==> flow/design.v <==
module spi_port (
    input wire clk,                
    input wire rst_n,              
    input wire spi_clk,           
    input wire spi_mosi,          
    output wire spi_miso,         
    input wire spi_cs_n,          
    output reg [15:0] capture_reg
);
    reg [15:0] shift_reg;          
    reg cs_n_prev;                 
    always @(posedge clk or negedge rst_n) begin
        if (!rst_n) begin
            shift_reg <= 16'b0;
            capture_reg <= 16'b0;
            cs_n_prev <= 1'b1;
        end else begin
            cs_n_prev <= spi_cs_n;
            if (!spi_cs_n) begin
                shift_reg <= {shift_reg[14:0], spi_mosi};
            end else if (cs_n_prev == 1'b0 && spi_cs_n == 1'b1) begin
                capture_reg <= shift_reg;
            end
        end
    end
    assign spi_miso = 1'b0;
    wire _unused_spi_clk = spi_clk;
endmodule
module config_memory #(
    parameter NUM_ADDRESSES = 8  
)(
    input wire clk,                    
    input wire rst_n,                  
    input wire [7:0] addr,             
    input wire [7:0] data_in,          
    input wire wr_en,                  
    input wire rd_en,                  
    output reg [7:0] data_out         
);
    reg [7:0] memory [0:NUM_ADDRESSES-1];  
    integer i;
    always @(posedge clk or negedge rst_n) begin
        if (!rst_n) begin
            for (i = 0; i < NUM_ADDRESSES; i = i + 1) begin
                memory[i] <= 8'b0;
            end
        end else if (wr_en && addr < NUM_ADDRESSES) begin
            memory[addr[2:0]] <= data_in;
        end
    end
    always @(posedge clk) begin
        if (rd_en) begin
            data_out <= (addr < NUM_ADDRESSES) ? memory[addr[2:0]] : 8'b0;
        end
    end
endmodule
module demux1to2 (
    input wire clk,                
    input wire rst_n,              
    input wire [7:0]sel,     
    input wire [7:0] d,            
    output wire [7:0] a,
    output wire [7:0] b            
);
    reg [7:0] a_hold;
    reg [7:0] b_hold;
    always @(posedge clk or negedge rst_n) begin
        if (!rst_n) begin
            a_hold <= 8'b0;
            b_hold <= 8'b0;
        end else begin
            case(sel)
                8'd0: a_hold <= d;
                8'd1: b_hold <= d;
                default: ;
            endcase
        end
    end
    assign a = (sel == 8'd0) ? d : a_hold;
    assign b = (sel == 8'd1) ? d : b_hold;
endmodule
module decimator (
    input wire clk,                
    input wire rst,                
    input wire [7:0] decimation_ratio,  
    input wire data,               
    output reg out,               
    output reg dec_clk            
);
    reg [7:0] counter;           
    always @(posedge clk or posedge rst) begin
        if (rst) begin
            counter <= 8'b0;
            out <= 1'b0;
            dec_clk <= 1'b0;
        end else begin
            if (decimation_ratio == 8'b1) begin
                out <= data;
            end else begin
                counter <= counter + 1;
                if (counter >= decimation_ratio-1) begin
                    counter <= 8'b0;
                    out <= data;
                    dec_clk <= ~dec_clk;
                end
            end
        end
    end
endmodule
module buffer #(
    parameter MAX_LENGTH = 256
)(
    input wire clk,             
    input wire rst,             
    input wire en,              
    input wire data_1,          
    input wire data_2,          
    input wire [7:0] length,    
    output reg [7:0] corr,      
    output reg pos,
    output reg neg
);
    reg [MAX_LENGTH-1:0] shift_reg_1;
    reg [MAX_LENGTH-1:0] shift_reg_2;
    reg [7:0] corr_neg;
    reg [7:0] corr_pos;
    integer i;
    always @(posedge clk or posedge rst) begin
        if (rst) begin
            shift_reg_1 <= {MAX_LENGTH{1'b0}};
            shift_reg_2 <= {MAX_LENGTH{1'b0}};
            pos <= 1'b0;
            neg <= 1'b0;
            corr <= 8'b0;
            corr_neg <= 8'b0;
            corr_pos <= 8'b0;
        end else if (en) begin
            shift_reg_1 <= {shift_reg_1[MAX_LENGTH-2:0], data_1};
            shift_reg_2 <= {shift_reg_2[MAX_LENGTH-2:0], data_2};
            corr <= corr + (data_1 ^ data_2) - (shift_reg_1[MAX_LENGTH - 1] ^ shift_reg_2[MAX_LENGTH - 1]) ;
            if (length > 1) begin
                corr_neg <= corr_neg + (shift_reg_1[0] ^ data_2) - (shift_reg_1[MAX_LENGTH - 1] ^ shift_reg_2[MAX_LENGTH - 2]);
                corr_pos <= corr_pos + (data_1 ^ shift_reg_2[0]) - (shift_reg_1[MAX_LENGTH - 2] ^ shift_reg_2[MAX_LENGTH - 1]);
            end
            if (corr_neg < corr_pos) begin
                neg <= 1'b1;
                pos <= 1'b0;
            end else if (corr_pos < corr_neg) begin
                pos <= 1'b1;
                neg <= 1'b0;
            end else begin
                pos <= 1'b0;
                neg <= 1'b0;
            end
        end
    end
endmodule
module top_module(
    input wire clk,
    input wire rst,
    input wire spi_mosi,
    input wire spi_cs_n,
    input wire mic_data_1,
    input wire mic_data_2,
    output wire [7:0] out,
    output wire pos,
    output wire neg
);
wire [7:0] addr;
wire [7:0] value;
wire wr_en = 1;
wire rd_en = 1;
wire [7:0] mem_out;
wire [7:0] decimation_ratio;
wire dec_data_1;
wire dec_data_2;
wire dec_clk;
wire [7:0] filter_length;
wire [7:0] filter_out;
wire [15:0] capture_reg;
wire dummy;
wire dummy2;
wire corr_dec_en;
assign addr = capture_reg[15:8];
assign value = capture_reg[7:0];
    spi_port u_spi_port(
        .clk(clk),
        .rst_n(!rst),
        .spi_clk(clk),
        .spi_mosi(spi_mosi),
        .spi_miso(dummy),
        .spi_cs_n(spi_cs_n),
        .capture_reg(capture_reg)
    );
    config_memory u_memory(
        .clk(clk),            
        .rst_n(!rst),          
        .addr(addr),     
        .data_in(value),  
        .wr_en(wr_en),          
        .rd_en(rd_en),          
        .data_out(mem_out) 
    );
    demux1to2 u_demux1to2(
        .clk(clk),
        .rst_n(!rst),
        .sel(addr),
        .d(mem_out),
        .a(decimation_ratio),  
        .b(filter_length)
    );
    decimator u_decimator_1(
        .clk(clk),              
        .rst(rst),              
        .decimation_ratio(decimation_ratio),
        .data(mic_data_1),             
        .out(dec_data_1),              
        .dec_clk(dec_clk)           
    );
    decimator u_decimator_2(
        .clk(clk),              
        .rst(rst),              
        .decimation_ratio(decimation_ratio),
        .data(mic_data_2),             
        .out(dec_data_2),              
        .dec_clk(dummy2)           
    );
    buffer u_buffer(
        .clk(clk),         
        .rst(rst),         
        .en(corr_dec_en),
        .data_1(dec_data_1),        
        .data_2(dec_data_2),        
        .length(filter_length),
        .corr(out),
        .pos(pos),
        .neg(neg)   
    );
reg dec_clk_q;
always @(posedge clk or posedge rst) begin
    if (rst) dec_clk_q <= 1'b0;
    else dec_clk_q <= dec_clk;
end
assign corr_dec_en = (decimation_ratio == 8'b1) | (dec_clk & ~dec_clk_q);
endmodule
clock: 5.53 ns
lec_check: 0
cap_margin: 20
core_margin: 2
core_utilization: 68
setup_slack_margin: 1.47
slew_margin: 20
run.sh (not shown) runs the stock make flow with config.mk's settings and CLKGATE_MAP_FILE=.
Edit:
Settings changed: CORE_UTILIZATION 68 to 72, CTS_CLUSTER_DIAMETER set to 89, PLACE_DENSITY_LB_ADDON set to 0.01, SETUP_SLACK_MARGIN 1.47 to 0.67.
Clock period 5.53 ns to 2.87 ns, I/O delays scaled along.
Result: With this change the flow finished with negative setup slack left. Power came out higher to 2.7 times its value. Die size goes down by 5.4%. Setup slack got worse by 2.6 ns. Synthesized area stays the same. Hold slack improves by 0.026 ns.
Edit:
Settings changed: CTS_CLUSTER_DIAMETER 89 to not set, CTS_CLUSTER_SIZE set to 51, HOLD_SLACK_MARGIN set to -0.04, SETUP_SLACK_MARGIN 0.67 to 1.19.
Clock period 2.87 ns to 4.12 ns, I/O delays scaled along.
With this change the flow completed without violations. Worst setup slack is better by 1.4 ns. Final cell count shrinks by a few percent. Final area shrinks by roughly a tenth. Fmax grows by a few percent. Die area is unchanged. Wire length shrinks by well over a third. Power shrinks by well over a third. Core utilization shrinks by 9.9 points.
Edit:
Settings changed: ABC_AREA set to 1, CTS_CLUSTER_SIZE 51 to not set, HOLD_SLACK_MARGIN -0.04 to not set, PLACE_DENSITY set to 0.36, PLACE_DENSITY_LB_ADDON 0.01 to not set, SETUP_SLACK_MARGIN 1.19 to 0.16.
Clock period 4.12 ns to 2.85 ns, I/O delays scaled along.
The changed run produced a clean layout.
First-iteration DRC count increases by 11%.
Sequential share of layout area increases by 0.33 points.
Global-route usage decreases by 0.20 points.
Design area decreases by 0.60%.
Cell count increases by 6.1%.
Wire length increases by 6.6%.

---

RTL: the design.v shown in full above, as it stands there.
==> flow/config.mk <==
export PLATFORM = sky130hd
export DESIGN_NAME = top_module
export DESIGN_NICKNAME = top_module
export VERILOG_FILES = /design/flow/design.v
export SDC_FILE = /design/flow/constraint.sdc
export NUM_CORES = 4
export LEC_CHECK = 0
export CAP_MARGIN = 20
export CORE_MARGIN = 2
export CORE_UTILIZATION = 72
export CTS_CLUSTER_DIAMETER = 269
export CTS_CLUSTER_SIZE = 29
export GPL_ROUTABILITY_DRIVEN = 0
export MAX_ROUTING_LAYER = met5
export MIN_ROUTING_LAYER = met1
export SLEW_MARGIN = 20
==> flow/constraint.sdc <==
create_clock -name core_clock -period 4.25 [get_ports {clk}]
set_input_delay 0.8500 -clock core_clock [delete_from_list [all_inputs] [get_ports {clk}]]
set_output_delay 0.8500 -clock core_clock [all_outputs]
set_load 0.01 [all_outputs]
The starting point produced a clean layout.
==> next run, changes <==
--- a/flow/config.mk
+++ b/flow/config.mk
@@ -11 +11 @@
-export CTS_CLUSTER_DIAMETER = 269
+export CTS_CLUSTER_DIAMETER = 355
==> flow/constraint.sdc (replaced) <==
create_clock -name core_clock -period 3.13 [get_ports {clk}]
set_input_delay 0.6260 -clock core_clock [delete_from_list [all_inputs] [get_ports {clk}]]
set_output_delay 0.6260 -clock core_clock [all_outputs]
set_load 0.01 [all_outputs]
With this change the flow completed and failed the layout checks on setup timing.
Global-route usage went up by 0.11 points.
Routed wire length increases slightly.
Hold slack is better by 0.017 ns.
==> next run, changes <==
--- a/flow/config.mk
+++ b/flow/config.mk
@@ -10,6 +10 @@
-export CORE_UTILIZATION = 72
-export CTS_CLUSTER_DIAMETER = 355
-export CTS_CLUSTER_SIZE = 29
-export GPL_ROUTABILITY_DRIVEN = 0
-export MAX_ROUTING_LAYER = met5
-export MIN_ROUTING_LAYER = met1
+export CORE_UTILIZATION = 40
==> flow/constraint.sdc (replaced) <==
create_clock -name core_clock -period 5.06 [get_ports {clk}]
set_input_delay 1.0120 -clock core_clock [delete_from_list [all_inputs] [get_ports {clk}]]
set_output_delay 1.0120 -clock core_clock [all_outputs]
set_load 0.01 [all_outputs]
After rerunning:
- The changed run produced a clean layout
- routed wire length hardly moves
- final cell count rises by about 13%
- clock power rises by 24%
- final area rises by about 4.6%
- fmax falls by about 11%
==> next run, changes <==
--- a/flow/config.mk
+++ b/flow/config.mk
@@ -10,0 +11 @@
+export SETUP_SLACK_MARGIN = 1.25
- power rose by 4.5%
- setup slack improves by 0.54 ns
- routed wire length rose by 3.9%
- critical path depth rose by 2
- utilization rose by 0.77 points
- fmax rose by 14%
- global-route usage rose by 0.51 points
- die area stays the same
- final area rose by 1.7%
- worst hold slack degrades by 0.013 ns
Power figures rest on the tool's default switching activity, not on a simulated workload.
